### flow/design.v
module divider (
    input div_clk, reset,
    input div,
    input div_signed,
    input [31:0] x, y,
    input use_mod,
    output [31:0] div_result,
    output div_ok
);
    wire [31:0] s;
    wire [31:0] r;
    wire complete;
    wire div0_err;
    assign div_result = use_mod ? r : s;
    assign div_ok = complete || !div;
    srt_divider my_srt(
        .srt_clk(div_clk),
        .reset(reset),
        .div(div),
        .div_signed(div_signed),
        .dividend(x), .divisor(y), .Q(s), .rem(r),
        .complete(complete),
        .div_zero_err(div0_err)
    );
endmodule
module srt_divider (
    input srt_clk,
    input div,
    input reset,
    input div_signed,
    input [31:0] dividend,
    input [31:0] divisor,
    output reg complete,
    output reg div_zero_err,
    output reg [31:0] Q,
    output reg [31:0] rem
);
    reg [1:0] status;
    localparam WAITING   = 2'b00;
    localparam NORMALIZE = 2'b01;
    localparam DIVIDING  = 2'b10;
    localparam FINISHED  = 2'b11;
    reg [32:0] S; 
    reg [32:0] D, mD;
    wire [32:0] SpD  = S + D;
    wire [32:0] SpmD = S + mD;
    reg [5:0] counter, rounds, shifter;
    wire Q_is_neg, S_is_neg, D_is_neg, R_is_neg;
    assign Q_is_neg = div_signed & (dividend[31] ^ divisor[31]);
    assign S_is_neg = div_signed & dividend[31];
    assign D_is_neg = div_signed & divisor[31];
    assign R_is_neg = S_is_neg;
    reg q_sign, rem_sign;
    wire [5:0] s_zero, s_one, d_zero;
    wire [5:0] delta_zero = d_zero - s_zero;
    leading0_detector div_s0(
        .data(S[31:0]),
        .zero_count(s_zero)
    );
    leading0_detector norm_d(
        .data({D[31] | D[32], D[30:0]}),
        .zero_count(d_zero)
    );
    wire [31:0] ulp = {31'd0, S[32]};
    reg [31:0] posQ, negQ;  
    always @(posedge srt_clk) begin
        if(reset | complete) begin
            complete <= 1'b0;
            status <= WAITING;
            S  <= 33'd0;
            D  <= 33'd0;
            mD <= 33'd0;
            q_sign  <= 1'b0;
            rem_sign<= 1'b0;
            counter <= 6'd0;
            rounds  <= 6'd0;
            div_zero_err <= 1'b0;
            posQ <= 32'd0;
            negQ <= 32'd0;
        end else if(div) begin
            case(status)
                WAITING: begin 
                    status <= NORMALIZE;
                    S <= S_is_neg ? {1'b0, -dividend} : {1'b0, dividend};
                    D <= D_is_neg ? {1'b0, -divisor } : {1'b0,  divisor};
                    q_sign   <= Q_is_neg;
                    rem_sign <= R_is_neg;
                    complete <= 1'b0;
                    posQ <= 32'd0;
                    negQ <= 32'd0;
                    counter <= 6'd0;
                    rounds  <= 6'd0;
                    div_zero_err <= 1'b0;
                end
                NORMALIZE: begin
                    if(d_zero == 6'd32) begin: divide_zero_error
                        div_zero_err <= 1'b1;
                        complete <= 1'b1;
                        status <= WAITING;
                    end else if (delta_zero[5]) begin
                        complete <= 1'b1;
                        status <= WAITING;
                        rem <= dividend;
                        Q <= 32'd0;
                    end begin
                        S  <=  S   << s_zero;
                        D  <=  D   << d_zero;
                        mD <= (-D) << d_zero;
                        posQ    <= 32'd0;
                        negQ    <= 32'd0;
                        shifter <= s_zero;
                        counter <= 6'd0;
                        rounds  <= delta_zero;
                        status  <= DIVIDING;
                    end
                end
                DIVIDING: begin
                    if(counter == rounds) begin
                        case(S[32:31])
                            2'b11: begin
                                posQ <= {posQ[30:0], 1'b0};
                                negQ <= {negQ[30:0], 1'b0};
                            end
                            2'b00: begin
                                posQ <= {posQ[30:0], 1'b0};
                                negQ <= {negQ[30:0], 1'b0};
                            end
                            2'b01: begin: q_1_last
                                S    <= SpmD;
                                posQ <= {posQ[30:0], 1'b1};
                                negQ <= {negQ[30:0], 1'b0};
                            end
                            2'b10: begin: q_m1_last
                                S    <= SpD;
                                posQ <= {posQ[30:0], 1'b0};
                                negQ <= {negQ[30:0], 1'b1};
                            end
                        endcase
                        status <= FINISHED;
                    end else begin
                        counter <= counter + 6'd1;
                        case(S[32:31])
                            2'b11: begin
                                S    <= {S[31:0],    1'b0};
                                posQ <= {posQ[30:0], 1'b0};
                                negQ <= {negQ[30:0], 1'b0};
                            end
                            2'b00: begin
                                S    <= {S[31:0],    1'b0};
                                posQ <= {posQ[30:0], 1'b0};
                                negQ <= {negQ[30:0], 1'b0};
                            end
                            2'b01: begin: q_1
                                S    <= {SpmD[31:0], 1'b0};
                                posQ <= {posQ[30:0], 1'b1};
                                negQ <= {negQ[30:0], 1'b0};
                            end
                            2'b10: begin: q_m1
                                S    <= {SpD[31:0] , 1'b0};
                                posQ <= {posQ[30:0], 1'b0};
                                negQ <= {negQ[30
                                :0], 1'b1};
                            end
                        endcase
                    end
                end
                FINISHED: begin
                    complete <= 1'b1;
                    rem <= rem_sign ? -((S[32] ? (S+D) : S) >> (rounds + shifter)) : ((S[32] ? (S+D) : S) >> (rounds + shifter));
                    Q <= q_sign ? (negQ - posQ + ulp) : (posQ - negQ - ulp);
                    S <= {1'b0, dividend};
                    D <= {1'b0, divisor };
                    mD <= 33'd0;
                    status <= WAITING;
                end
            endcase
        end
    end
endmodule
module leading0_detector(
    input [31:0] data,
    output reg [5:0] zero_count
);
    wire [31:0] x;
    assign x = data;
    always @* begin
    case(x[31:16])
        16'd0: begin  
            case(x[15:8]) 
                8'd0: begin  
                    case(x[7:4])
                        4'd0: begin  
                            case(x[3:2])
                            2'b00: begin  
                                if(x[1] == 1'b1) zero_count = 6'd30;
                                else if(x[0] == 1'b1) zero_count = 6'd31;
                                else zero_count = 6'd32;
                            end
                            default: begin  
                                if(x[3] == 1'b1) zero_count = 6'd28;
                                else zero_count = 6'd29;
                            end
                            endcase
                        end
                        default: begin  
                            case(x[7:6])
                            2'b00: begin  
                                if(x[5] == 1'b1) zero_count = 6'd26;
                                else zero_count = 6'd27;
                            end
                            default:begin  
                                if(x[7] == 1'b1) zero_count = 6'd24;
                                else zero_count = 6'd25;
                            end
                            endcase
                        end
                    endcase
                end
                default: begin  
                    case(x[15:12])
                        4'd0: begin  
                            case(x[11:10])
                            2'b00: begin  
                                if(x[9] == 1'b1) zero_count = 6'd22;
                                else zero_count = 6'd23;
                            end
                            default:begin  
                                if(x[11] == 1'b1) zero_count = 6'd20;
                                else zero_count = 6'd21;
                            end
                            endcase
                        end
                        default: begin 
                            case(x[15:14])
                            2'b00: begin  
                                if(x[13] == 1'b1) zero_count = 6'd18;
                                else zero_count = 6'd19;
                            end
                            default:begin  
                                if(x[15] == 1'b1) zero_count = 6'd16;
                                else zero_count = 6'd17;
                            end
                            endcase
                        end
                    endcase
                end
            endcase
        end
        default: begin  
            case(x[31:24])
                8'd0: begin  
                    case(x[23:20])
                        4'd0: begin  
                            case(x[19:18])
                            2'b00: begin  
                                if(x[17] == 1'b1) zero_count = 6'd14;
                                else zero_count = 6'd15;
                            end
                            default: begin  
                                if(x[19] == 1'b1) zero_count = 6'd12;
                                else zero_count = 6'd13;
                            end
                            endcase
                        end
                        default: begin 
                            case(x[23:22])
                            2'b00: begin  
                                if(x[21] == 1'b1) zero_count = 6'd10;
                                else zero_count = 6'd11;
                            end
                            default:begin  
                                if(x[23] == 1'b1) zero_count = 6'd8;
                                else zero_count = 6'd9;
                            end
                            endcase
                        end
                    endcase
                end
                default: begin  
                    case(x[31:28])
                        4'd0: begin 
                            case(x[27:26])
                            2'b00: begin  
                                if(x[25] == 1'b1) zero_count = 6'd6;
                                else zero_count = 6'd7;
                            end
                            default:begin  
                                if(x[27] == 1'b1) zero_count = 6'd4;
                                else zero_count = 6'd5;
                            end
                            endcase
                        end
                        default: begin 
                            case(x[31:30])
                            2'b00: begin  
                                if(x[29] == 1'b1) zero_count = 6'd2;
                                else zero_count = 6'd3;
                            end
                            default:begin  
                                if(x[31] == 1'b1) zero_count = 6'd0;
                                else zero_count = 6'd1;
                            end
                            endcase
                        end
                    endcase
                end
            endcase
        end
    endcase
    end
endmodule
### flow/run.sh
#!/bin/bash
# the make line also repeats each setting of config.mk as NAME=value (left out here)
make -C /OpenROAD-flow-scripts/flow DESIGN_CONFIG=/design/flow/config.mk WORK_HOME=/design/flow/orfs CLKGATE_MAP_FILE= finish
### flow/config.mk
export PLATFORM = sky130hd
export DESIGN_NAME = divider
export DESIGN_NICKNAME = divider
export VERILOG_FILES = /design/flow/design.v
export SDC_FILE = /design/flow/constraint.sdc
export NUM_CORES = 4
export LEC_CHECK = 0
export CAP_MARGIN = 20
export CELL_PAD_IN_SITES_DETAIL_PLACEMENT = 0
export CORE_MARGIN = 2
export CORE_UTILIZATION = 70
export CTS_CLUSTER_DIAMETER = 59
export CTS_CLUSTER_SIZE = 50
export GPL_ROUTABILITY_DRIVEN = 1
export GPL_TIMING_DRIVEN = 1
export HOLD_SLACK_MARGIN = 0.29
export PLACE_DENSITY_LB_ADDON = 0.29
export SETUP_SLACK_MARGIN = -0.17
export SLEW_MARGIN = 20
export TNS_END_PERCENT = 5
### flow/constraint.sdc
create_clock -name core_clock -period 2.88 [get_ports {div_clk}]
set_input_delay 0.5760 -clock core_clock [delete_from_list [all_inputs] [get_ports {div_clk}]]
set_output_delay 0.5760 -clock core_clock [all_outputs]
set_load 0.01 [all_outputs]
==> GITHUB_STEP_SUMMARY, run 1 <==
## Implementation flow summary

| Metric | Value |
|---|---|
| Flops after synth | 252 |
| Synth top cell by count | nor2_1 |
| Top-area cell share | 0.1203 |
| Post-synth top area cell | dfxtp_1 |
| Error message | [ERROR DPL-0033] detailed placement checks failed during check placement. |
| Main logic family | AND-OR/OR-AND gates |
| AND/OR/NAND/NOR Cells, Area Fraction | 0.2079 |
| Top cells by count | 477 x nor2_1, 393 x nand2_1, 332 x a21oi_1 |
| Synth Seq Share | 0.1897 |
| Async SR Flop Fraction | 0 |
| Routability-driven placement congestion ratio | 1.253 |
| Post-DP Area | 39830 µm² |
| Commonest flop | dfxtp_1 |
| Die ar. | 44940 µm² |
| Count of cell types in the netlist | 106 |
| Top cells by area | dfxtp_1 12%, ha_1 7.3%, edfxtp_1 6.9%, mux2i_1 6.8%, nor2_1 5.9% |
| Chip area line of the yosys report | 30280 µm² |
| Status | aborted with a tool error |
| I/O Buffers | 101 |
| Complex Gates by Area | 0.3081 |
| Initial Util | 0.7061 |
| Die X | 212.0 µm |
| Post-synthesis cell count | 4112 |
| Hpwl dp | 130.9 mm |
| Cell Area, Synth | 30280 µm² |
| Core Area | 42890 µm² |
| Adder Area Share | 0.07735 |
| # Cells Yosys | 4112 |
| FP Rows | 76 |
| Mapped Avg Cell Area | 7.364 µm² |
| Net Count, Synth | 4364 |
| Post-Place Setup Slack | -2.690 ns |
| Synth Warn # | 2 |
| Die Span Y | 212.0 µm |
| EDFF count, synth | 70 |
| XOR/XNOR Fraction of Synth Area | 0.05640 |
| Boundary pin count | 102 |
| Last step reached | 4_1_cts |
| Mux share | 0.09891 |
through the flow:
stage               instances    util  power (mW)
floorplan                4112       -       11.51
global placement         5638  0.9288       17.17
detailed placement       5638  0.9288       18.36
==> inputs of run 2 (changes only) <==
ABC_AREA = 1   (was default)
CAP_MARGIN = 5   (was 20)
CELL_PAD_IN_SITES_DETAIL_PLACEMENT = default   (was 0)
CORE_UTILIZATION = 65   (was 70)
CTS_CLUSTER_DIAMETER = 376   (was 59)
CTS_CLUSTER_SIZE = 99   (was 50)
GPL_ROUTABILITY_DRIVEN = default   (was 1)
GPL_TIMING_DRIVEN = default   (was 1)
HOLD_SLACK_MARGIN = default   (was 0.29)
PLACE_DENSITY = 0.35   (was default)
PLACE_DENSITY_LB_ADDON = default   (was 0.29)
SETUP_SLACK_MARGIN = 0.39   (was -0.17)
TNS_END_PERCENT = default   (was 5)
clock period = 3.94 ns   (was 2.88 ns; I/O delays follow)
==> GITHUB_STEP_SUMMARY, run 2 <==
## Implementation flow summary

| Metric | Value |
|---|---|
| Status | aborted with a tool error (unchanged) |
| Last step reached | 5_1_grt (was 4_1_cts) |
| Error message | [ERROR GRT-0232] Routing congestion too high. Check the congestion heatmap in the GUI. (was [ERROR DPL-0033] detailed placement checks failed during check placement.) |
| Routability-driven placement congestion ratio | 1.232 (was 1.253) |
| Synth Warn # | 2 (unchanged) |
| EDFF count, synth | 70 (unchanged) |
| Hold buffer count at cts | 0 |
| Post-DP Area | 35600 µm² (was 39830 µm²) |
| Synth Seq Share | 0.1856 (was 0.1897) |
| Net Count, Synth | 5490 (was 4364) |
| Count of cell types in the netlist | 82 (was 106) |
| Die Span Y | 222.3 µm (was 212.0 µm) |
| Async SR Flop Fraction | 0 (unchanged) |
| Top cells by count | 1471 x nand2_1, 612 x inv_1, 516 x nand3_1 (was 477 x nor2_1, 393 x nand2_1, 332 x a21oi_1) |
| Mapped Avg Cell Area | 5.911 µm² (was 7.364 µm²) |
| Core Area | 46750 µm² (was 42890 µm²) |
| CTS root buffer | clkbuf_16 |
| Main logic family | simple AND/OR/NAND/NOR gates (was AND-OR/OR-AND gates) |
| Number of CTS-inserted buffers | 6 |
| Complex Gates by Area | 0.2210 (was 0.3081) |
| # clock sinks | 252 |
| Grt ovf | 2 |
| Initial Util | 0.6623 (was 0.7061) |
| AND/OR/NAND/NOR Cells, Area Fraction | 0.3625 (was 0.2079) |
| Mux share | 0.01519 (was 0.09891) |
| Commonest flop | dfxtp_1 (unchanged) |
| Boundary pin count | 102 (unchanged) |
| Post-Place Setup Slack | -0.1626 ns (was -2.690 ns) |
| All-Layer GR Usage | 0.6358 |
| Post-synthesis cell count | 5238 (was 4112) |
| Post-synth top area cell | nand2_1 (was dfxtp_1) |
| CTS Buffer Depth | 3 |
| # Cells Yosys | 5238 (was 4112) |
| XOR/XNOR Fraction of Synth Area | 0.02675 (was 0.05640) |
| Die ar. | 49400 µm² (was 44940 µm²) |
| Adder Area Share | 0.07565 (was 0.07735) |
| FP Rows | 79 (was 76) |
| Flops after synth | 252 (unchanged) |
| I/O Buffers | 101 (unchanged) |
| Synth top cell by count | nand2_1 (was nor2_1) |
| Chip area line of the yosys report | 30960 µm² (was 30280 µm²) |
| Top cells by area | nand2_1 18%, dfxtp_1 12%, nand3_1 8.3%, inv_1 7.4%, ha_1 7.1% (was dfxtp_1 12%, ha_1 7.3%, edfxtp_1 6.9%, mux2i_1 6.8%, nor2_1 5.9%) |
| Cell Area, Synth | 30960 µm² (was 30280 µm²) |
| CTS HTree Levels | 1 |
| Top-area cell share | 0.1783 (was 0.1203) |
| Hpwl dp | 111.0 mm (was 130.9 mm) |
| Die X | 222.3 µm (was 212.0 µm) |
run 2: through the flow:
stage / hold WS (ns) / total power, mW / utilization / instances
global placement: 0.4622 / 13.52 / 0.7614 / 6197
CTS: 0.4961 / 15.17 / 0.7843 / 6229
floorplan: 0.4497 / 9.771 / - / 5238
detailed placement: 0.4697 / 13.66 / 0.7614 / 6197
run 2: timing repair:
item                       CTS
setup buffers               23
pin swaps                   55
resized                    186
hold endpoints to repair     0
setup endpoints to repair  135
gates cloned                 1
run 2: per-layer routing:
layer | GRT usage | overflow
met1 | 0.6676 | 0
met2 | 0.8637 | 1
met3 | 0.3912 | 0
met4 | 0.5759 | 1
met5 | 0.1339 | 0
==> inputs of run 3 (changes only) <==
ABC_AREA = default   (was 1)
CAP_MARGIN = 20   (was 5)
CORE_UTILIZATION = 8   (was 65)
CTS_CLUSTER_DIAMETER = default   (was 376)
CTS_CLUSTER_SIZE = default   (was 99)
PLACE_DENSITY = default   (was 0.35)
SETUP_SLACK_MARGIN = default   (was 0.39)
clock period = 8.02 ns   (was 3.94 ns; I/O delays follow)
==> GITHUB_STEP_SUMMARY, run 3 <==
### Yosys + OpenROAD results

| Metric | Value |
|---|---|
| Worst setup SP type | flop |
| Worst Path Buf+Inv | 1 |
| AND/OR/NAND/NOR Cells, Area Fraction | 0.2079 (was 0.3625) |
| NetSw | 3.462 mW |
| Final WS setup | 1.471 ns |
| Routed Antenna Nets | 0 |
| Top cells by count | 477 x nor2_1, 393 x nand2_1, 332 x a21oi_1 (was 1471 x nand2_1, 612 x inv_1, 516 x nand3_1) |
| Hold Vio Cnt, Final | 0 |
| Fin. max-slew vios | 0 |
| Synth Warn # | 2 (unchanged) |
| Hold buffer count at cts | 0 (unchanged) |
| Skew final | 0.05775 ns |
| Setup violations, final | 0 |
| Grt ovf | 0 |
| Reg-to-Reg Start | my_srt.S[0] |
| First-pass GRT wire length | 201.9 mm |
| Boundary pin count | 102 (unchanged) |
| Data required time of the worst path | 8.37 ns |
| Complex Gates by Area | 0.3081 (was 0.2210) |
| Number of CTS-inserted buffers | 35 (was 6) |
| Chip area line of the yosys report | 30280 µm² (was 30960 µm²) |
| Flops after synth | 252 (unchanged) |
| Met3 global-route usage | 0.01469 |
| Hpwl dp | 107.0 mm (was 111.0 mm) |
| Family with the most delay on the worst path | AND-OR/OR-AND gates |
| P_seq | 1.54 mW |
| Count of cell types in the netlist | 106 (was 82) |
| Share of power burned in registers | 0.218 |
| P_int | 3.572 mW |
| Layout area overhead | 26.52% |
| All-Layer GR Usage | 0.06828 |
| Switching share of power | 0.4922 |
| Cell Chain, Critical Path | buf_4 -> ha_1 -> fa_1 -> a211oi_2 -> o21ai_1 -> a221oi_4 -> o211a_1 -> nor3_1 -> o32ai_1 -> a21oi_1 -> a2111oi_0 -> nand4_1 -> a211oi_2 -> nand4_1 -> nor4_2 -> mux2i_1 -> nand2_1 |
| Tightest Hold Check Type | reg -> reg |
| CTS HTree Levels | 2 (was 1) |
| Mux share | 0.09891 (was 0.01519) |
| EDFF count, synth | 70 (unchanged) |
| Top cells by area | dfxtp_1 12%, ha_1 7.3%, edfxtp_1 6.9%, mux2i_1 6.8%, nor2_1 5.9% (was nand2_1 18%, dfxtp_1 12%, nand3_1 8.3%, inv_1 7.4%, ha_1 7.1%) |
| RSZ-0062 raised after global routing | false |
| TritonCTS clock tree | yes |
| Combinational power share | 0.552 |
| Initial Util | 0.08052 (was 0.6623) |
| Max Freq | 152.7 MHz |
| Slowest stage cell on the critical path | a2111oi_0 |
| Clock power frac | 0.229 |
| Die ar. | 383500 µm² (was 49400 µm²) |
| Period utilisation layout | 0.8165 |
| Critical Path Fanout Max | 11 |
| XOR/XNOR Fraction of Synth Area | 0.05640 (was 0.02675) |
| Grt met2 use | 0.1042 |
| CTS root buffer | clkbuf_16 (unchanged) |
| Crit path capture type | flop |
| Max power group | combinational logic |
| 1st-pass router iterations | 6 |
| Post-synth top area cell | dfxtp_1 (was nand2_1) |
| Vias in the first global route | 30240 |
| Worst R2R Path Depth | 17 |
| CP startpoint | my_srt.S[0] |
| Met1 Use GR | 0.08965 |
| Die X | 619.3 µm (was 222.3 µm) |
| Setup Buffers After CTS | 0 (was 23) |
| DR DRC count | 0 |
| Mapped Avg Cell Area | 7.364 µm² (was 5.911 µm²) |
| Post-Place Setup Slack | 1.706 ns (was -0.1626 ns) |
| P_clk | 1.61 mW |
| Largest net degree at the start of global routing | 85 |
| Setup TNS | 0 ns |
| Max-cap violations | 0 |
| Hold WS | 0.4676 ns |
| Clk slew on worst S/H paths | 0.06 ns |
| Hold path start | my_srt.mD[9] |
| R2R setup slack | 1.47 ns |
| Cell Area, Synth | 30280 µm² (was 30960 µm²) |
| # Cells Yosys | 4112 (was 5238) |
| Net count, final | 4288 |
| Async SR Flop Fraction | 0 (unchanged) |
| # clock sinks | 252 (unchanged) |
| Routability-driven placement congestion ratio | 0.9685 (was 1.232) |
| Worst Tran Pin Value | 1.125 ns |
| Net Count, Synth | 4364 (was 5490) |
| Top-area cell share | 0.1203 (was 0.1783) |
| Commonest flop | dfxtp_1 (unchanged) |
| Filler cells | 43890 |
| ANT cells | 0 |
| Initial antenna violation count | 18 |
| FP Rows | 225 (was 79) |
| Leakage | 12.88 nW |
| Max incr delay on CP | 1.00 ns |
| GRT Max-Usage Layer | met2 |
| Synth Seq Share | 0.1897 (was 0.1856) |
| Crit. path cell count | 17 |
| Reg2reg end | my_srt.rem[28] |
| Arr. time, crit path | 6.90 ns |
| Adder Area Share | 0.07735 (was 0.07565) |
| Total wire length | 137.4 mm |
| Post-synthesis cell count | 4112 (was 5238) |
| Main logic family | AND-OR/OR-AND gates (was simple AND/OR/NAND/NOR gates) |
| Core Area | 376100 µm² (was 46750 µm²) |
| Drt wl/cell | 15.17 µm |
| Hold depth | 2 |
| Worst ir drop on vdd | 0.1716 mV |
| Crit path time final | 6.549 ns |
| Comb. pwr | 3.89 mW |
| Power density cells | 183.6 nW/µm² |
| Max_slew headroom | 0.2454 |
| CTS Buffer Depth | 3 (unchanged) |
| Synth top cell by count | nor2_1 (was nand2_1) |
| PostCTS Resize Cnt | 0 (was 186) |
| Routed via count | 33060 |
| Via-per-instance ratio | 3.651 |
| Late-Pin Clk Latency | 0.62 ns |
| Iter 0 DRT Violations | 4590 |
| Status | timing/DRC/antenna clean (was aborted with a tool error) |
| Die Span Y | 619.3 µm (was 222.3 µm) |
| I/O Buffers | 101 (unchanged) |
| Tool warnings | 31 |
| Critical path class | reg -> reg |
| Crit path to | my_srt.rem[28] |
| Worst Hold End | my_srt.mD[9] |
## run 3: final cells by class
| cell class | instances | area (µm²) | share of cell area |
|---|---|---|---|
| Multi-Input combinational cell | 3380 | 22870 | 0.5969 |
| Tap cell | 4994 | 6248 | 0.1631 |
| Sequential cell | 252 | 5751 | 0.1501 |
| Timing Repair Buffer | 178 | 1589 | 0.04147 |
| Clock buffer | 46 | 937.1 | 0.02446 |
| Inverter | 189 | 709.4 | 0.01852 |
| Clock inverter | 18 | 211.5 | 0.005519 |
## run 3: through the flow
step                power, mW  cell area [µm²]  instances     util
floorplan               4.066            30290       4112        -
global placement        5.292            37160       8993  0.09881
detailed placement      5.273            37170       8993  0.09882
CTS                     6.906            38310       9057   0.1019
global route            7.312            38310       9057   0.1019
finish                  7.034            38310       9057   0.1019
## run 3: metal layers
metal | wire length, µm | up-vias
met5 | 126 | -
met4 | 7936 | 22
met3 | 13940 | 347
met2 | 58810 | 1896
met1 | 56560 | 15600
li1 | - | 15200
==> inputs of run 4 (changes only) <==
CAP_MARGIN = 30   (was 20)
CORE_UTILIZATION = 70   (was 8)
CTS_CLUSTER_DIAMETER = 249   (was default)
CTS_CLUSTER_SIZE = 40   (was default)
HOLD_SLACK_MARGIN = 0.29   (was default)
SETUP_SLACK_MARGIN = -0.31   (was default)
clock period = 3.97 ns   (was 8.02 ns; I/O delays follow)
==> GITHUB_STEP_SUMMARY, run 4 <==
## Implementation flow summary

| Metric | Value |
|---|---|
| # clock sinks | 252 (unchanged) |
| Complex Gates by Area | 0.3081 (unchanged) |
| XOR/XNOR Fraction of Synth Area | 0.05640 (unchanged) |
| Main logic family | AND-OR/OR-AND gates (unchanged) |
| Hpwl dp | 104.7 mm (was 107.0 mm) |
| Chip area line of the yosys report | 30280 µm² (unchanged) |
| Adder Area Share | 0.07735 (unchanged) |
| Cell Area, Synth | 30280 µm² (unchanged) |
| Mapped Avg Cell Area | 7.364 µm² (unchanged) |
| Die X | 212.0 µm (was 619.3 µm) |
| Last step reached | 5_1_grt |
| Count of cell types in the netlist | 106 (unchanged) |
| Net Count, Synth | 4364 (unchanged) |
| FP Rows | 76 (was 225) |
| Async SR Flop Fraction | 0 (unchanged) |
| All-Layer GR Usage | 0.7809 |
| Core Area | 42890 µm² (was 376100 µm²) |
| CTS Buffer Depth | 3 (unchanged) |
| Error message | [ERROR GRT-0116] Global routing finished with congestion. Check the congestion regions in the DRC Viewer. |
| Top cells by area | dfxtp_1 12%, ha_1 7.3%, edfxtp_1 6.9%, mux2i_1 6.8%, nor2_1 5.9% (unchanged) |
| Initial Util | 0.7061 (was 0.08052) |
| Grt ovf | 18 |
| Mux share | 0.09891 (unchanged) |
| Top cells by count | 477 x nor2_1, 393 x nand2_1, 332 x a21oi_1 (unchanged) |
| Number of CTS-inserted buffers | 10 (was 35) |
| EDFF count, synth | 70 (unchanged) |
| Synth top cell by count | nor2_1 (unchanged) |
| Synth Seq Share | 0.1897 (unchanged) |
| AND/OR/NAND/NOR Cells, Area Fraction | 0.2079 (unchanged) |
| Post-synthesis cell count | 4112 (unchanged) |
| CTS HTree Levels | 1 (was 2) |
| Boundary pin count | 102 (unchanged) |
| Post-DP Area | 37310 µm² (was 37170 µm²) |
| Routability-driven placement congestion ratio | 1.187 (was 0.9685) |
| CTS root buffer | clkbuf_16 (unchanged) |
| Status | aborted with a tool error (was timing/DRC/antenna clean) |
| Hold buffer count at cts | 0 (unchanged) |
| Synth Warn # | 2 (unchanged) |
| I/O Buffers | 101 (unchanged) |
| Die Span Y | 212.0 µm (was 619.3 µm) |
| Die ar. | 44940 µm² (was 383500 µm²) |
| Flops after synth | 252 (unchanged) |
| Post-synth top area cell | dfxtp_1 (unchanged) |
| Top-area cell share | 0.1203 (unchanged) |
| Commonest flop | dfxtp_1 (unchanged) |
| # Cells Yosys | 4112 (unchanged) |
==> run 4: timing repair <==
action,in CTS
cloned,3
buffers inserted,48
setup endpoints to repair,138
pin swaps,77
gates resized,155
==> run 4: routing by layer <==
layer | overflow | GRT usage
met5 | 0 | 0.4716
met4 | 9 | 0.7251
met3 | 4 | 0.6796
met2 | 4 | 0.9070
met1 | 1 | 0.7881
==> run 4: through the flow <==
step / instances / TNS, ns / setup WS [ns] / utilization
4_1_cts: 5344 / -48.31 / -0.7473 / 0.9032
3_5_place_dp: 5284 / -91.28 / -1.001 / 0.8700
3_3_place_gp: 5283 / -68.83 / -0.8401 / 0.8698
2_1_floorplan: 4112 / -94.26 / -1.341 / -
==> inputs of run 5 (changes only) <==
CAP_MARGIN = 20   (was 30)
CELL_PAD_IN_SITES_DETAIL_PLACEMENT = 0   (was default)
CORE_UTILIZATION = 71   (was 70)
CTS_CLUSTER_DIAMETER = 59   (was 249)
CTS_CLUSTER_SIZE = 41   (was 40)
GPL_ROUTABILITY_DRIVEN = 1   (was default)
GPL_TIMING_DRIVEN = 1   (was default)
PLACE_DENSITY_LB_ADDON = 0.3   (was default)
SETUP_SLACK_MARGIN = -0.17   (was -0.31)
TNS_END_PERCENT = 5   (was default)
clock period = 2.88 ns   (was 3.97 ns; I/O delays follow)
==> GITHUB_STEP_SUMMARY, run 5 <==
## Implementation flow summary

| Metric | Value |
|---|---|
| Chip area line of the yosys report | 30280 µm² (unchanged) |
| Flops after synth | 252 (unchanged) |
| Count of cell types in the netlist | 106 (unchanged) |
| Net Count, Synth | 4364 (unchanged) |
| Die X | 210.5 µm (was 212.0 µm) |
| I/O Buffers | 101 (unchanged) |
| Error message | [ERROR DPL-0038] Utilization greater than 100%, impossible to legalize (was [ERROR GRT-0116] Global routing finished with congestion. Check the congestion regions in the DRC Viewer.) |
| Mux share | 0.09891 (unchanged) |
| Top cells by area | dfxtp_1 12%, ha_1 7.3%, edfxtp_1 6.9%, mux2i_1 6.8%, nor2_1 5.9% (unchanged) |
| XOR/XNOR Fraction of Synth Area | 0.05640 (unchanged) |
| Adder Area Share | 0.07735 (unchanged) |
| Boundary pin count | 102 (unchanged) |
| Status | aborted with a tool error (unchanged) |
| Mapped Avg Cell Area | 7.364 µm² (unchanged) |
| Last step reached | 4_1_cts (was 5_1_grt) |
| Post-DP Area | 39830 µm² (was 37310 µm²) |
| Post-synth top area cell | dfxtp_1 (unchanged) |
| Main logic family | AND-OR/OR-AND gates (unchanged) |
| FP Rows | 75 (was 76) |
| Complex Gates by Area | 0.3081 (unchanged) |
| Async SR Flop Fraction | 0 (unchanged) |
| Die Span Y | 210.5 µm (was 212.0 µm) |
| Synth Seq Share | 0.1897 (unchanged) |
| Synth Warn # | 2 (unchanged) |
| Die ar. | 44320 µm² (was 44940 µm²) |
| Cell Area, Synth | 30280 µm² (unchanged) |
| EDFF count, synth | 70 (unchanged) |
| AND/OR/NAND/NOR Cells, Area Fraction | 0.2079 (unchanged) |
| Synth top cell by count | nor2_1 (unchanged) |
| # Cells Yosys | 4112 (unchanged) |
| Core Area | 42040 µm² (was 42890 µm²) |
| Commonest flop | dfxtp_1 (unchanged) |
| Post-synthesis cell count | 4112 (unchanged) |
| Hpwl dp | 137.2 mm (was 104.7 mm) |
| Top-area cell share | 0.1203 (unchanged) |
| Dpl cells | 5589 (was 5284) |
| Routability-driven placement congestion ratio | 1.261 (was 1.187) |
| Initial Util | 0.7203 (was 0.7061) |
| Top cells by count | 477 x nor2_1, 393 x nand2_1, 332 x a21oi_1 (unchanged) |
-- run 5: stage by stage --
step                      setup slack (ns)  utilization
after floorplan                     -2.431            -
after global placement              -1.974       0.9474
after detailed placement            -2.711       0.9474
==> inputs of run 6 (changes only) <==
CELL_PAD_IN_SITES_DETAIL_PLACEMENT = default   (was 0)
CORE_UTILIZATION = 70   (was 71)
CTS_CLUSTER_DIAMETER = default   (was 59)
CTS_CLUSTER_SIZE = default   (was 41)
GPL_ROUTABILITY_DRIVEN = default   (was 1)
GPL_TIMING_DRIVEN = default   (was 1)
HOLD_SLACK_MARGIN = default   (was 0.29)
MAX_ROUTING_LAYER = met4   (was default)
PLACE_DENSITY_LB_ADDON = default   (was 0.3)
SETUP_SLACK_MARGIN = default   (was -0.17)
TNS_END_PERCENT = default   (was 5)
clock period = 4.8 ns   (was 2.88 ns; I/O delays follow)
==> GITHUB_STEP_SUMMARY, run 6 <==
## Implementation flow summary

| Metric | Value |
|---|---|
| # Cells Yosys | 4112 (unchanged) |
| Die X | 212.0 µm (was 210.5 µm) |
| Top-area cell share | 0.1203 (unchanged) |
| Last step reached | 5_1_grt (was 4_1_cts) |
| Cell Area, Synth | 30280 µm² (unchanged) |
| Net Count, Synth | 4364 (unchanged) |
| Hold buffer count at cts | 0 |
| Mapped Avg Cell Area | 7.364 µm² (unchanged) |
| Initial Util | 0.7061 (was 0.7203) |
| Hpwl dp | 100.9 mm (was 137.2 mm) |
| Adder Area Share | 0.07735 (unchanged) |
| All-Layer GR Usage | 0.8123 |
| Dpl cells | 4930 (was 5589) |
| Grt ovf | 282 |
| CTS Buffer Depth | 3 |
| CTS root buffer | clkbuf_16 |
| Commonest flop | dfxtp_1 (unchanged) |
| Number of CTS-inserted buffers | 30 |
| Post-synthesis cell count | 4112 (unchanged) |
| Error message | [ERROR GRT-0232] Routing congestion too high. Check the congestion heatmap in the GUI. (was [ERROR DPL-0038] Utilization greater than 100%, impossible to legalize) |
| Synth top cell by count | nor2_1 (unchanged) |
| EDFF count, synth | 70 (unchanged) |
| Post-Place Setup Slack | -0.2997 ns (was -2.711 ns) |
| Status | aborted with a tool error (unchanged) |
| Mux share | 0.09891 (unchanged) |
| Routability-driven placement congestion ratio | 1.312 (was 1.261) |
| I/O Buffers | 101 (unchanged) |
| Post-synth top area cell | dfxtp_1 (unchanged) |
| Core Area | 42890 µm² (was 42040 µm²) |
| Complex Gates by Area | 0.3081 (unchanged) |
| Async SR Flop Fraction | 0 (unchanged) |
| Boundary pin count | 102 (unchanged) |
| Main logic family | AND-OR/OR-AND gates (unchanged) |
| XOR/XNOR Fraction of Synth Area | 0.05640 (unchanged) |
| Top cells by area | dfxtp_1 12%, ha_1 7.3%, edfxtp_1 6.9%, mux2i_1 6.8%, nor2_1 5.9% (unchanged) |
| Count of cell types in the netlist | 106 (unchanged) |
| Post-DP Area | 34420 µm² (was 39830 µm²) |
| Top cells by count | 477 x nor2_1, 393 x nand2_1, 332 x a21oi_1 (unchanged) |
| Die ar. | 44940 µm² (was 44320 µm²) |
| Die Span Y | 212.0 µm (was 210.5 µm) |
| Flops after synth | 252 (unchanged) |
| AND/OR/NAND/NOR Cells, Area Fraction | 0.2079 (unchanged) |
| FP Rows | 76 (was 75) |
| CTS HTree Levels | 1 |
| Chip area line of the yosys report | 30280 µm² (unchanged) |
| Synth Warn # | 2 (unchanged) |
| Synth Seq Share | 0.1897 (unchanged) |
| # clock sinks | 252 |
-- run 6: repair_timing --
item,CTS
gates resized,37
buffers inserted,7
pin swaps,11
setup endpoints to repair,99
-- run 6: layer usage --
layer,global-route usage,overflow
met1,0.8272,13
met2,0.9314,162
met3,0.6809,19
met4,0.7331,88
met5,-,-
-- run 6: stage by stage --
stage                     hold slack (ns)   TNS, ns
after detailed placement           0.4719    -18.64
after global placement             0.4592    -13.93
after CTS                          0.4791  -0.03945
after floorplan                    0.4315    -32.70
==> inputs of run 7 (changes only) <==
CELL_PAD_IN_SITES_DETAIL_PLACEMENT = 0   (was default)
CORE_UTILIZATION = 66   (was 70)
GPL_ROUTABILITY_DRIVEN = 1   (was default)
GPL_TIMING_DRIVEN = 1   (was default)
HOLD_SLACK_MARGIN = 0.29   (was default)
MAX_ROUTING_LAYER = default   (was met4)
SETUP_SLACK_MARGIN = -0.35   (was default)
clock period = 4.32 ns   (was 4.8 ns; I/O delays follow)
==> GITHUB_STEP_SUMMARY, run 7 <==
## Implementation flow summary

| Metric | Value |
|---|---|
| Synth Seq Share | 0.1897 (unchanged) |
| Net Count, Synth | 4364 (unchanged) |
| Error message | [ERROR GRT-0232] Routing congestion too high. Check the congestion heatmap in the GUI. (unchanged) |
| Flops after synth | 252 (unchanged) |
| Initial Util | 0.6673 (was 0.7061) |
| XOR/XNOR Fraction of Synth Area | 0.05640 (unchanged) |
| CTS Buffer Depth | 3 (unchanged) |
| All-Layer GR Usage | 0.8441 |
| Top-area cell share | 0.1203 (unchanged) |
| Number of CTS-inserted buffers | 34 (was 30) |
| Complex Gates by Area | 0.3081 (unchanged) |
| Synth top cell by count | nor2_1 (unchanged) |
| Top cells by count | 477 x nor2_1, 393 x nand2_1, 332 x a21oi_1 (unchanged) |
| Hpwl dp | 106.7 mm (was 100.9 mm) |
| Die ar. | 47610 µm² (was 44940 µm²) |
| Die X | 218.2 µm (was 212.0 µm) |
| # clock sinks | 252 (unchanged) |
| Routability-driven placement congestion ratio | 1.216 (was 1.312) |
| I/O Buffers | 101 (unchanged) |
| Chip area line of the yosys report | 30280 µm² (unchanged) |
| Post-synthesis cell count | 4112 (unchanged) |
| Top cells by area | dfxtp_1 12%, ha_1 7.3%, edfxtp_1 6.9%, mux2i_1 6.8%, nor2_1 5.9% (unchanged) |
| Core Area | 45380 µm² (was 42890 µm²) |
| Synth Warn # | 2 (unchanged) |
| Adder Area Share | 0.07735 (unchanged) |
| EDFF count, synth | 70 (unchanged) |
| Mux share | 0.09891 (unchanged) |
| Post-synth top area cell | dfxtp_1 (unchanged) |
| Count of cell types in the netlist | 106 (unchanged) |
| Main logic family | AND-OR/OR-AND gates (unchanged) |
| AND/OR/NAND/NOR Cells, Area Fraction | 0.2079 (unchanged) |
| FP Rows | 78 (was 76) |
| # Cells Yosys | 4112 (unchanged) |
| Status | aborted with a tool error (unchanged) |
| CTS HTree Levels | 2 (was 1) |
| CTS root buffer | clkbuf_16 (unchanged) |
| Mapped Avg Cell Area | 7.364 µm² (unchanged) |
| Commonest flop | dfxtp_1 (unchanged) |
| Boundary pin count | 102 (unchanged) |
| Die Span Y | 218.2 µm (was 212.0 µm) |
| Async SR Flop Fraction | 0 (unchanged) |
| Last step reached | 5_1_grt (unchanged) |
| Dpl cells | 5249 (was 4930) |
| Post-DP Area | 36780 µm² (was 34420 µm²) |
| Grt ovf | 332 |
| Cell Area, Synth | 30280 µm² (unchanged) |
run 7: timing repair:
item	CTS
setup endpoints to repair	127
pin swaps	45
hold buffers	0
gates resized	124
cloned	2
setup buffers	25
run 7: metal layers:
layer | overflow | GRT usage
met1 | 13 | 0.8472
met2 | 176 | 0.9651
met3 | 21 | 0.7534
met4 | 120 | 0.7868
met5 | 2 | 0.5583
run 7: stage by stage:
step / util / hold slack [ns] / setup slack (ns) / power [mW]
after floorplan: - / 0.4315 / -0.9909 / 7.670
after global placement: 0.8105 / 0.4522 / -0.7101 / 10.80
after detailed placement: 0.8105 / 0.4637 / -0.8538 / 11.02
after CTS: 0.8542 / 0.4735 / -0.4989 / 14.32
==> inputs of run 8 (changes only) <==
CELL_PAD_IN_SITES_DETAIL_PLACEMENT = default   (was 0)
CORE_UTILIZATION = 68   (was 66)
CTS_CLUSTER_DIAMETER = 35   (was default)
CTS_CLUSTER_SIZE = 32   (was default)
GPL_ROUTABILITY_DRIVEN = default   (was 1)
GPL_TIMING_DRIVEN = default   (was 1)
HOLD_SLACK_MARGIN = default   (was 0.29)
MAX_ROUTING_LAYER = met4   (was default)
SETUP_SLACK_MARGIN = 0.83   (was -0.35)
clock period = 5.46 ns   (was 4.32 ns; I/O delays follow)
==> GITHUB_STEP_SUMMARY, run 8 <==
## Implementation flow summary

| Metric | Value |
|---|---|
| CTS Buffer Depth | 3 (unchanged) |
| CTS root buffer | clkbuf_16 (unchanged) |
| Flops after synth | 252 (unchanged) |
| Adder Area Share | 0.07735 (unchanged) |
| Top-area cell share | 0.1203 (unchanged) |
| Die ar. | 46240 µm² (was 47610 µm²) |
| AND/OR/NAND/NOR Cells, Area Fraction | 0.2079 (unchanged) |
| Number of CTS-inserted buffers | 53 (was 34) |
| Synth top cell by count | nor2_1 (unchanged) |
| Last step reached | 5_1_grt (unchanged) |
| Main logic family | AND-OR/OR-AND gates (unchanged) |
| Post-DP Area | 32470 µm² (was 36780 µm²) |
| Die X | 215.0 µm (was 218.2 µm) |
| Mux share | 0.09891 (unchanged) |
| Initial Util | 0.6863 (was 0.6673) |
| Hpwl dp | 99.54 mm (was 106.7 mm) |
| Count of cell types in the netlist | 106 (unchanged) |
| I/O Buffers | 101 (unchanged) |
| Routability-driven placement congestion ratio | 1.236 (was 1.216) |
| Die Span Y | 215.0 µm (was 218.2 µm) |
| Post-synth top area cell | dfxtp_1 (unchanged) |
| Top cells by area | dfxtp_1 12%, ha_1 7.3%, edfxtp_1 6.9%, mux2i_1 6.8%, nor2_1 5.9% (unchanged) |
| Mapped Avg Cell Area | 7.364 µm² (unchanged) |
| Synth Warn # | 2 (unchanged) |
| CTS HTree Levels | 2 (unchanged) |
| EDFF count, synth | 70 (unchanged) |
| Cell Area, Synth | 30280 µm² (unchanged) |
| Core Area | 44120 µm² (was 45380 µm²) |
| Post-synthesis cell count | 4112 (unchanged) |
| Net Count, Synth | 4364 (unchanged) |
| Dpl cells | 4678 (was 5249) |
| Top cells by count | 477 x nor2_1, 393 x nand2_1, 332 x a21oi_1 (unchanged) |
| Commonest flop | dfxtp_1 (unchanged) |
| FP Rows | 77 (was 78) |
| Hold buffer count at cts | 0 (unchanged) |
| Chip area line of the yosys report | 30280 µm² (unchanged) |
| Complex Gates by Area | 0.3081 (unchanged) |
| XOR/XNOR Fraction of Synth Area | 0.05640 (unchanged) |
| # Cells Yosys | 4112 (unchanged) |
| Async SR Flop Fraction | 0 (unchanged) |
| Synth Seq Share | 0.1897 (unchanged) |
| # clock sinks | 252 (unchanged) |
| Boundary pin count | 102 (unchanged) |
| Status | aborted with a tool error (unchanged) |
[run 8: repair_timing]
action / 4_1_cts
cloned: 5
buffers inserted: 51
pin swaps: 64
endpoints found under the setup margin: 143
resized: 148
[run 8: stage by stage]
step / setup TNS (ns) / total power [mW] / hold slack, ns / setup slack, ns
2_1_floorplan: 0 / 6.069 / 0.4315 / 0.1491
3_3_place_gp: 0 / 7.761 / 0.4595 / 0.06653
3_5_place_dp: -0.07513 / 7.864 / 0.4701 / -0.07513
4_1_cts: 0 / 11.52 / 0.4808 / 0.6249
==> inputs of run 9 (changes only) <==
CELL_PAD_IN_SITES_DETAIL_PLACEMENT = 0   (was default)
CORE_UTILIZATION = 65   (was 68)
CTS_CLUSTER_DIAMETER = 26   (was 35)
CTS_CLUSTER_SIZE = default   (was 32)
GPL_ROUTABILITY_DRIVEN = 1   (was default)
GPL_TIMING_DRIVEN = 1   (was default)
HOLD_SLACK_MARGIN = 0.29   (was default)
MAX_ROUTING_LAYER = default   (was met4)
SETUP_SLACK_MARGIN = 1.41   (was 0.83)
clock period = 5.06 ns   (was 5.46 ns; I/O delays follow)
==> GITHUB_STEP_SUMMARY, run 9 <==
## Implementation flow summary

| Metric | Value |
|---|---|
| Status | aborted with a tool error (unchanged) |
| Last step reached | 5_1_grt (unchanged) |
| Error message | [ERROR GRT-0232] Routing congestion too high. Check the congestion heatmap in the GUI. |
| CTS Buffer Depth | 3 (unchanged) |
| Initial Util | 0.6546 (was 0.6863) |
| CTS HTree Levels | 3 (was 2) |
| Cell Area, Synth | 30280 µm² (unchanged) |
| # Cells Yosys | 4112 (unchanged) |
| Synth Seq Share | 0.1897 (unchanged) |
| Hpwl dp | 99.18 mm (was 99.54 mm) |
| Number of CTS-inserted buffers | 79 (was 53) |
| Top cells by area | dfxtp_1 12%, ha_1 7.3%, edfxtp_1 6.9%, mux2i_1 6.8%, nor2_1 5.9% (unchanged) |
| Top cells by count | 477 x nor2_1, 393 x nand2_1, 332 x a21oi_1 (unchanged) |
| AND/OR/NAND/NOR Cells, Area Fraction | 0.2079 (unchanged) |
| Commonest flop | dfxtp_1 (unchanged) |
| Main logic family | AND-OR/OR-AND gates (unchanged) |
| Complex Gates by Area | 0.3081 (unchanged) |
| CTS root buffer | clkbuf_16 (unchanged) |
| Post-synth top area cell | dfxtp_1 (unchanged) |
| Mux share | 0.09891 (unchanged) |
| # clock sinks | 252 (unchanged) |
| Grt ovf | 21 |
| Adder Area Share | 0.07735 (unchanged) |
| Die X | 219.8 µm (was 215.0 µm) |
| Die Span Y | 219.8 µm (was 215.0 µm) |
| Top-area cell share | 0.1203 (unchanged) |
| FP Rows | 79 (was 77) |
| Chip area line of the yosys report | 30280 µm² (unchanged) |
| I/O Buffers | 101 (unchanged) |
| EDFF count, synth | 70 (unchanged) |
| All-Layer GR Usage | 0.7631 |
| Synth top cell by count | nor2_1 (unchanged) |
| Routability-driven placement congestion ratio | 1.128 (was 1.236) |
| Core Area | 46260 µm² (was 44120 µm²) |
| Boundary pin count | 102 (unchanged) |
| Net Count, Synth | 4364 (unchanged) |
| Flops after synth | 252 (unchanged) |
| Mapped Avg Cell Area | 7.364 µm² (unchanged) |
| Die ar. | 48330 µm² (was 46240 µm²) |
| Post-synthesis cell count | 4112 (unchanged) |
| Synth Warn # | 2 (unchanged) |
| XOR/XNOR Fraction of Synth Area | 0.05640 (unchanged) |
| Count of cell types in the netlist | 106 (unchanged) |
| Async SR Flop Fraction | 0 (unchanged) |
[run 9: routing by layer]
metal / GRT overflow / GRT usage
met4: 13 / 0.6996
met3: 1 / 0.6406
met5: 0 / 0.4250
met1: 0 / 0.7808
met2: 7 / 0.8983
[run 9: per-stage QoR]
step | setup slack [ns] | hold WS, ns | cells | cell area, µm²
floorplan | -0.2509 | 0.4315 | 4112 | 30970
global placement | -0.1052 | 0.4520 | 4756 | 33420
detailed placement | -0.08706 | 0.4508 | 4756 | 33420
CTS | 0.1522 | 0.4764 | 4973 | 37810
[run 9: repair_timing]
item                       4_1_cts
pin swaps                       95
buffers inserted                67
hold buffers                     0
gates resized                  190
setup endpoints to repair      236
gates cloned                     3
==> inputs of run 10 (changes only) <==
CAP_MARGIN = 30   (was 20)
CELL_PAD_IN_SITES_DETAIL_PLACEMENT = default   (was 0)
CORE_UTILIZATION = 66   (was 65)
CTS_CLUSTER_DIAMETER = 249   (was 26)
GPL_ROUTABILITY_DRIVEN = default   (was 1)
GPL_TIMING_DRIVEN = default   (was 1)
HOLD_SLACK_MARGIN = default   (was 0.29)
SETUP_SLACK_MARGIN = -0.31   (was 1.41)
clock period = 3.81 ns   (was 5.06 ns; I/O delays follow)
==> GITHUB_STEP_SUMMARY, run 10 <==
## Implementation flow summary

| Metric | Value |
|---|---|
| I/O Buffers | 101 (unchanged) |
| All-Layer GR Usage | 0.8004 |
| Last step reached | 5_1_grt (unchanged) |
| Net Count, Synth | 4364 (unchanged) |
| Hold buffer count at cts | 0 (unchanged) |
| CTS HTree Levels | 1 (was 3) |
| Error message | [ERROR GRT-0116] Global routing finished with congestion. Check the congestion regions in the DRC Viewer. (was [ERROR GRT-0232] Routing congestion too high. Check the congestion heatmap in the GUI.) |
| Boundary pin count | 102 (unchanged) |
| Top cells by area | dfxtp_1 12%, ha_1 7.3%, edfxtp_1 6.9%, mux2i_1 6.8%, nor2_1 5.9% (unchanged) |
| Grt ovf | 382 |
| Async SR Flop Fraction | 0 (unchanged) |
| Hpwl dp | 110.3 mm (was 99.18 mm) |
| Synth top cell by count | nor2_1 (unchanged) |
| Dpl cells | 5450 (was 4756) |
| Die ar. | 47610 µm² (was 48330 µm²) |
| Number of CTS-inserted buffers | 31 (was 79) |
| Synth Seq Share | 0.1897 (unchanged) |
| Complex Gates by Area | 0.3081 (unchanged) |
| Post-synth top area cell | dfxtp_1 (unchanged) |
| Top cells by count | 477 x nor2_1, 393 x nand2_1, 332 x a21oi_1 (unchanged) |
| # clock sinks | 252 (unchanged) |
| Commonest flop | dfxtp_1 (unchanged) |
| Cell Area, Synth | 30280 µm² (unchanged) |
| Die Span Y | 218.2 µm (was 219.8 µm) |
| XOR/XNOR Fraction of Synth Area | 0.05640 (unchanged) |
| Flops after synth | 252 (unchanged) |
| Adder Area Share | 0.07735 (unchanged) |
| Chip area line of the yosys report | 30280 µm² (unchanged) |
| Main logic family | AND-OR/OR-AND gates (unchanged) |
| Core Area | 45380 µm² (was 46260 µm²) |
| EDFF count, synth | 70 (unchanged) |
| Count of cell types in the netlist | 106 (unchanged) |
| Synth Warn # | 2 (unchanged) |
| Top-area cell share | 0.1203 (unchanged) |
| Mux share | 0.09891 (unchanged) |
| CTS root buffer | clkbuf_16 (unchanged) |
| FP Rows | 78 (was 79) |
| Mapped Avg Cell Area | 7.364 µm² (unchanged) |
| # Cells Yosys | 4112 (unchanged) |
| Initial Util | 0.6673 (was 0.6546) |
| CTS Buffer Depth | 3 (unchanged) |
| Post-synthesis cell count | 4112 (unchanged) |
| Routability-driven placement congestion ratio | 1.235 (was 1.128) |
| Status | aborted with a tool error (unchanged) |
| AND/OR/NAND/NOR Cells, Area Fraction | 0.2079 (unchanged) |
| Die X | 218.2 µm (was 219.8 µm) |
run 10: metrics by stage:
stage	cell area [µm²]	worst slack, ns
after floorplan	30790	-1.501
after global placement	38560	-1.025
after detailed placement	38560	-1.224
after CTS	41380	-0.9902
run 10: layer usage:
layer | GRT overflow | GRT usage
met1 | 20 | 0.8057
met2 | 179 | 0.9548
met3 | 27 | 0.6489
met4 | 152 | 0.7764
met5 | 4 | 0.4604
run 10: what timing repair did:
| item | CTS |
|---|---|
| setup endpoints to repair | 131 |
| gates cloned | 6 |
| pin swaps | 133 |
| buffers inserted | 76 |
| gates resized | 233 |
==> inputs of run 11 (changes only) <==
CAP_MARGIN = 20   (was 30)
CORE_UTILIZATION = 70   (was 66)
CTS_CLUSTER_DIAMETER = default   (was 249)
HOLD_SLACK_MARGIN = -0.1   (was default)
MAX_ROUTING_LAYER = met4   (was default)
SETUP_SLACK_MARGIN = 0.85   (was -0.31)
clock period = 5.39 ns   (was 3.81 ns; I/O delays follow)
==> GITHUB_STEP_SUMMARY, run 11 <==
## Implementation flow summary

| Metric | Value |
|---|---|
| Die X | 212.0 µm (was 218.2 µm) |
| Synth Seq Share | 0.1897 (unchanged) |
| Async SR Flop Fraction | 0 (unchanged) |
| Top-area cell share | 0.1203 (unchanged) |
| XOR/XNOR Fraction of Synth Area | 0.05640 (unchanged) |
| Error message | [ERROR GRT-0232] Routing congestion too high. Check the congestion heatmap in the GUI. (was [ERROR GRT-0116] Global routing finished with congestion. Check the congestion regions in the DRC Viewer.) |
| FP Rows | 76 (was 78) |
| CTS Buffer Depth | 3 (unchanged) |
| Post-DP Area | 32570 µm² (was 38560 µm²) |
| I/O Buffers | 101 (unchanged) |
| All-Layer GR Usage | 0.7215 |
| Top cells by count | 477 x nor2_1, 393 x nand2_1, 332 x a21oi_1 (unchanged) |
| Adder Area Share | 0.07735 (unchanged) |
| Dpl cells | 4684 (was 5450) |
| Die Span Y | 212.0 µm (was 218.2 µm) |
| Die ar. | 44940 µm² (was 47610 µm²) |
| Complex Gates by Area | 0.3081 (unchanged) |
| Mux share | 0.09891 (unchanged) |
| Hold buffer count at cts | 0 (unchanged) |
| Grt ovf | 44 |
| Last step reached | 5_1_grt (unchanged) |
| Number of CTS-inserted buffers | 30 (was 31) |
| AND/OR/NAND/NOR Cells, Area Fraction | 0.2079 (unchanged) |
| Synth top cell by count | nor2_1 (unchanged) |
| Flops after synth | 252 (unchanged) |
| Post-synth top area cell | dfxtp_1 (unchanged) |
| Status | aborted with a tool error (unchanged) |
| Commonest flop | dfxtp_1 (unchanged) |
| Post-synthesis cell count | 4112 (unchanged) |
| Top cells by area | dfxtp_1 12%, ha_1 7.3%, edfxtp_1 6.9%, mux2i_1 6.8%, nor2_1 5.9% (unchanged) |
| CTS root buffer | clkbuf_16 (unchanged) |
| Main logic family | AND-OR/OR-AND gates (unchanged) |
| Count of cell types in the netlist | 106 (unchanged) |
| CTS HTree Levels | 1 (unchanged) |
| # Cells Yosys | 4112 (unchanged) |
| EDFF count, synth | 70 (unchanged) |
| Chip area line of the yosys report | 30280 µm² (unchanged) |
| Hpwl dp | 96.42 mm (was 110.3 mm) |
| # clock sinks | 252 (unchanged) |
| Post-Place Setup Slack | 0.009127 ns (was -1.224 ns) |
| Net Count, Synth | 4364 (unchanged) |
| Cell Area, Synth | 30280 µm² (unchanged) |
| Core Area | 42890 µm² (was 45380 µm²) |
| Mapped Avg Cell Area | 7.364 µm² (unchanged) |
| Initial Util | 0.7061 (was 0.6673) |
| Boundary pin count | 102 (unchanged) |
| Routability-driven placement congestion ratio | 1.251 (was 1.235) |
| Synth Warn # | 2 (unchanged) |
run 11: timing repair:
action,in CTS
endpoints found under the setup margin,115
buffers inserted,47
resized,148
cloned,2
pin swaps,56
run 11: per-layer routing:
metal | track usage | overflow
met2 | 0.8597 | 16
met1 | 0.7368 | 1
met5 | - | -
met4 | 0.6331 | 21
met3 | 0.5703 | 6
run 11: stage by stage:
step	total power [mW]	hold slack, ns
4_1_cts	10.39	0.4716
3_5_place_dp	7.898	0.4628
3_3_place_gp	7.773	0.4551
2_1_floorplan	6.148	0.4315
==> inputs of run 12 (changes only) <==
CORE_UTILIZATION = 40   (was 70)
CTS_CLUSTER_DIAMETER = 393   (was default)
CTS_CLUSTER_SIZE = 19   (was default)
HOLD_SLACK_MARGIN = default   (was -0.1)
MAX_ROUTING_LAYER = default   (was met4)
PLACE_DENSITY_LB_ADDON = 0.12   (was default)
SETUP_SLACK_MARGIN = default   (was 0.85)
TNS_END_PERCENT = 20   (was default)
clock period = 8.0 ns   (was 5.39 ns; I/O delays follow)
==> GITHUB_STEP_SUMMARY, run 12 <==
### Yosys + OpenROAD results

| Metric | Value |
|---|---|
| Status | timing/DRC/antenna clean (was aborted with a tool error) |
| Synth Warn # | 2 (unchanged) |
| Iter 0 DRT Violations | 4315 |
| Period utilisation layout | 0.8071 |
| Net Count, Synth | 4364 (unchanged) |
| Initial Util | 0.4054 (was 0.7061) |
| CTS HTree Levels | 1 (unchanged) |
| Hold depth | 1 |
| Critical path class | reg -> reg |
| Boundary pin count | 102 (unchanged) |
| Complex Gates by Area | 0.3081 (unchanged) |
| TritonCTS clock tree | yes |
| Combinational power share | 0.612 |
| Chip area line of the yosys report | 30280 µm² (unchanged) |
| Via-per-instance ratio | 6.583 |
| Top cells by count | 477 x nor2_1, 393 x nand2_1, 332 x a21oi_1 (unchanged) |
| Post-synthesis cell count | 4112 (unchanged) |
| Late-Pin Clk Latency | 0.56 ns |
| Adder Area Share | 0.07735 (unchanged) |
| P_seq | 1.54 mW |
| Skew final | 0.03185 ns |
| Core Area | 74700 µm² (was 42890 µm²) |
| Fin. max-slew vios | 0 |
| EDFF count, synth | 70 (unchanged) |
| Crit path top cell by count | a21o_1 |
| Setup Buffers After CTS | 0 (was 47) |
| Clock power frac | 0.148 |
| CTS Buffer Depth | 3 (unchanged) |
| Main logic family | AND-OR/OR-AND gates (unchanged) |
| Metal3 WL | 13.80 mm |
| Post-synth top area cell | dfxtp_1 (unchanged) |
| I/O Buffers | 101 (unchanged) |
| Routability-driven placement congestion ratio | 1.004 (was 1.251) |
| Top cells by area | dfxtp_1 12%, ha_1 7.3%, edfxtp_1 6.9%, mux2i_1 6.8%, nor2_1 5.9% (unchanged) |
| All-Layer GR Usage | 0.3377 |
| Routed Antenna Nets | 0 |
| Synth Seq Share | 0.1897 (unchanged) |
| Setup TNS | 0 ns |
| Hold Vio Cnt, Final | 0 |
| # Cells Yosys | 4112 (unchanged) |
| Mapped Avg Cell Area | 7.364 µm² (unchanged) |
| Reg-to-Reg Start | my_srt.S[24] |
| M1 WL | 57.65 mm |
| 1st-pass router iterations | 9 |
| RSZ-0062 raised after global routing | false |
| PostCTS Resize Cnt | 0 (was 148) |
| Flops after synth | 252 (unchanged) |
| Commonest flop | dfxtp_1 (unchanged) |
| Total wire length | 135.7 mm |
| Mux share | 0.09891 (unchanged) |
| Count of cell types in the netlist | 106 (unchanged) |
| Worst Tran Pin Value | 1.223 ns |
| Data required time of the worst path | 8.24 ns |
| Leakage | 12.59 nW |
| Crit path time final | 6.457 ns |
| Final WS setup | 1.543 ns |
| Layout area overhead | 7.949% |
| Top-area cell share | 0.1203 (unchanged) |
| Die ar. | 77920 µm² (was 44940 µm²) |
| Worst R2R Path Depth | 15 |
| Cell Area, Synth | 30280 µm² (unchanged) |
| Slowest stage cell on the critical path | a211oi_4 |
| Largest net degree at the start of global routing | 72 |
| P_int | 3.058 mW |
| Max Freq | 154.9 MHz |
| Cell Chain, Critical Path | nor4_1 -> nand2_1 -> nor2_1 -> mux2_2 -> clkinv_1 -> buf_4 -> ha_1 -> a21o_1 -> a21o_1 -> a21o_1 -> a21oi_1 -> xnor2_1 -> nand2_1 -> a211oi_4 -> buf_4 |
| Hold path start | my_srt.mD[32] |
| Share of power burned in registers | 0.240 |
| Comb. pwr | 3.93 mW |
| Tightest Hold Check Type | reg -> reg |
| Clk slew on worst S/H paths | 0.09 ns |
| Crit. path cell count | 15 |
| Async SR Flop Fraction | 0 (unchanged) |
| Synth top cell by count | nor2_1 (unchanged) |
| CTS root buffer | clkbuf_16 (unchanged) |
| Worst setup SP type | flop |
| Net count, final | 4278 |
| CP startpoint | my_srt.S[24] |
| Max incr delay on CP | 1.02 ns |
| Die Span Y | 279.2 µm (was 212.0 µm) |
| FP Rows | 100 (was 76) |
| Worst ir drop on vdd | 0.1406 mV |
| Reg2reg end | my_srt.Q[1] |
| Hold buffer count at cts | 0 (unchanged) |
| Highest Signal Layer | met5 |
| Worst Path Buf+Inv | 3 |
| First-pass GRT wire length | 201.7 mm |
| Vias in the first global route | 30230 |
| NetSw | 3.364 mW |
| Number of CTS-inserted buffers | 17 (was 30) |
| Worst Hold End | my_srt.mD[32] |
| AND/OR/NAND/NOR Cells, Area Fraction | 0.2079 (unchanged) |
| Power density cells | 196.4 nW/µm² |
| Met2 Routed Length | 58.00 mm |
| Die X | 279.2 µm (was 212.0 µm) |
| DR DRC count | 0 |
| Crit path to | my_srt.Q[1] |
| Critical Path Fanout Max | 24 |
| Post-Place Setup Slack | 1.753 ns (was 0.009127 ns) |
| Switching share of power | 0.5238 |
| Family with the most delay on the worst path | AND-OR/OR-AND gates |
| Arr. time, crit path | 6.70 ns |
| Crit path capture type | flop |
| # clock sinks | 252 (unchanged) |
| R2R setup slack | 1.54 ns |
| Max-cap violations | 0 |
| Setup violations, final | 0 |
| Tool warnings | 31 |
| Grt ovf | 0 |
| Routed via count | 32960 |
| Hpwl dp | 105.8 mm (was 96.42 mm) |
| Initial antenna violation count | 9 |
| P_clk | 949 µW |
| Drt wl/cell | 27.10 µm |
| Max_slew headroom | 0.1819 |
| Max power group | combinational logic |
| XOR/XNOR Fraction of Synth Area | 0.05640 (unchanged) |
-- run 12: layout make-up --
cell class / instances / area [µm²]
clock buffers: 26 / 459.2
multi-input cells: 3380 / 22860
inverters: 189 / 709.4
repair buffers: 186 / 1674
well taps: 969 / 1212
diodes: 4 / 10.01
fillers: 7734 / 42010
clock inverters: 1 / 16.27
flip-flops and latches: 252 / 5752
-- run 12: metrics by stage --
step	area (µm²)	total power [mW]	util	cells	hold WS (ns)
2_1_floorplan	30290	4.076	-	4112	0.4315
3_3_place_gp	32200	5.355	0.4311	4976	0.4683
3_5_place_dp	32200	5.328	0.4311	4976	0.4676
4_1_cts	32680	6.288	0.4375	5003	0.4902
5_1_grt	32690	6.705	0.4376	5005	0.5134
6_report	32690	6.422	0.4376	5007	0.4855
-- run 12: per-layer routing --
metal,up-vias,track usage
li1,15180,-
met1,15630,0.4721
met2,1834,0.5147
met3,319,0.06092
met4,4,0.1260
met5,-,0
==> inputs of run 13 (changes only) <==
CORE_UTILIZATION = 65   (was 40)
CTS_CLUSTER_DIAMETER = 36   (was 393)
CTS_CLUSTER_SIZE = default   (was 19)
HOLD_SLACK_MARGIN = -0.08   (was default)
MAX_ROUTING_LAYER = met4   (was default)
PLACE_DENSITY_LB_ADDON = default   (was 0.12)
TNS_END_PERCENT = default   (was 20)
clock period = 4.55 ns   (was 8.0 ns; I/O delays follow)
==> GITHUB_STEP_SUMMARY, run 13 <==
## Implementation flow summary

| Metric | Value |
|---|---|
| Status | aborted with a tool error (was timing/DRC/antenna clean) |
| CTS root buffer | clkbuf_16 (unchanged) |
| Initial Util | 0.6546 (was 0.4054) |
| Synth Warn # | 2 (unchanged) |
| XOR/XNOR Fraction of Synth Area | 0.05640 (unchanged) |
| Main logic family | AND-OR/OR-AND gates (unchanged) |
| Hold buffer count at cts | 0 (unchanged) |
| All-Layer GR Usage | 0.7105 |
| EDFF count, synth | 70 (unchanged) |
| Grt ovf | 14 |
| Top-area cell share | 0.1203 (unchanged) |
| Commonest flop | dfxtp_1 (unchanged) |
| Die X | 219.8 µm (was 279.2 µm) |
| Net Count, Synth | 4364 (unchanged) |
| Routability-driven placement congestion ratio | 1.268 (was 1.004) |
| FP Rows | 79 (was 100) |
| # Cells Yosys | 4112 (unchanged) |
| I/O Buffers | 101 (unchanged) |
| Core Area | 46260 µm² (was 74700 µm²) |
| Flops after synth | 252 (unchanged) |
| # clock sinks | 252 (unchanged) |
| AND/OR/NAND/NOR Cells, Area Fraction | 0.2079 (unchanged) |
| Last step reached | 5_1_grt |
| Hpwl dp | 106.2 mm (was 105.8 mm) |
| Die ar. | 48330 µm² (was 77920 µm²) |
| Chip area line of the yosys report | 30280 µm² (unchanged) |
| Top cells by count | 477 x nor2_1, 393 x nand2_1, 332 x a21oi_1 (unchanged) |
| Complex Gates by Area | 0.3081 (unchanged) |
| Post-synth top area cell | dfxtp_1 (unchanged) |
| Cell Area, Synth | 30280 µm² (unchanged) |
| Top cells by area | dfxtp_1 12%, ha_1 7.3%, edfxtp_1 6.9%, mux2i_1 6.8%, nor2_1 5.9% (unchanged) |
| Error message | [ERROR GRT-0232] Routing congestion too high. Check the congestion heatmap in the GUI. |
| Mux share | 0.09891 (unchanged) |
| Mapped Avg Cell Area | 7.364 µm² (unchanged) |
| Synth Seq Share | 0.1897 (unchanged) |
| Post-synthesis cell count | 4112 (unchanged) |
| CTS HTree Levels | 2 (was 1) |
| Synth top cell by count | nor2_1 (unchanged) |
| CTS Buffer Depth | 3 (unchanged) |
| Boundary pin count | 102 (unchanged) |
| Async SR Flop Fraction | 0 (unchanged) |
| Number of CTS-inserted buffers | 55 (was 17) |
| Die Span Y | 219.8 µm (was 279.2 µm) |
| Adder Area Share | 0.07735 (unchanged) |
| Count of cell types in the netlist | 106 (unchanged) |
-- run 13: timing repair --
action                     4_1_cts
pin swaps                       63
cloned                           1
setup endpoints to repair       39
gates resized                  120
hold endpoints to repair         0
setup buffers                   30
-- run 13: routing by layer --
metal / track usage / GRT overflow
met5: - / -
met4: 0.6309 / 8
met3: 0.5030 / 1
met2: 0.8814 / 5
met1: 0.7301 / 0
-- run 13: metrics by stage --
| step | std cells | power (mW) | TNS (ns) | setup slack [ns] | instance area (µm²) |
|---|---|---|---|---|---|
| 3_5_place_dp | 5133 | 10.31 | -15.00 | -0.5900 | 35810 |
| 2_1_floorplan | 4112 | 7.283 | -48.70 | -0.7609 | 30550 |
| 4_1_cts | 5266 | 14.75 | -4.097 | -0.2595 | 38560 |
| 3_3_place_gp | 5133 | 10.12 | -13.01 | -0.5945 | 35810 |
No activity file was given, so power comes from the tool's default toggle rates.
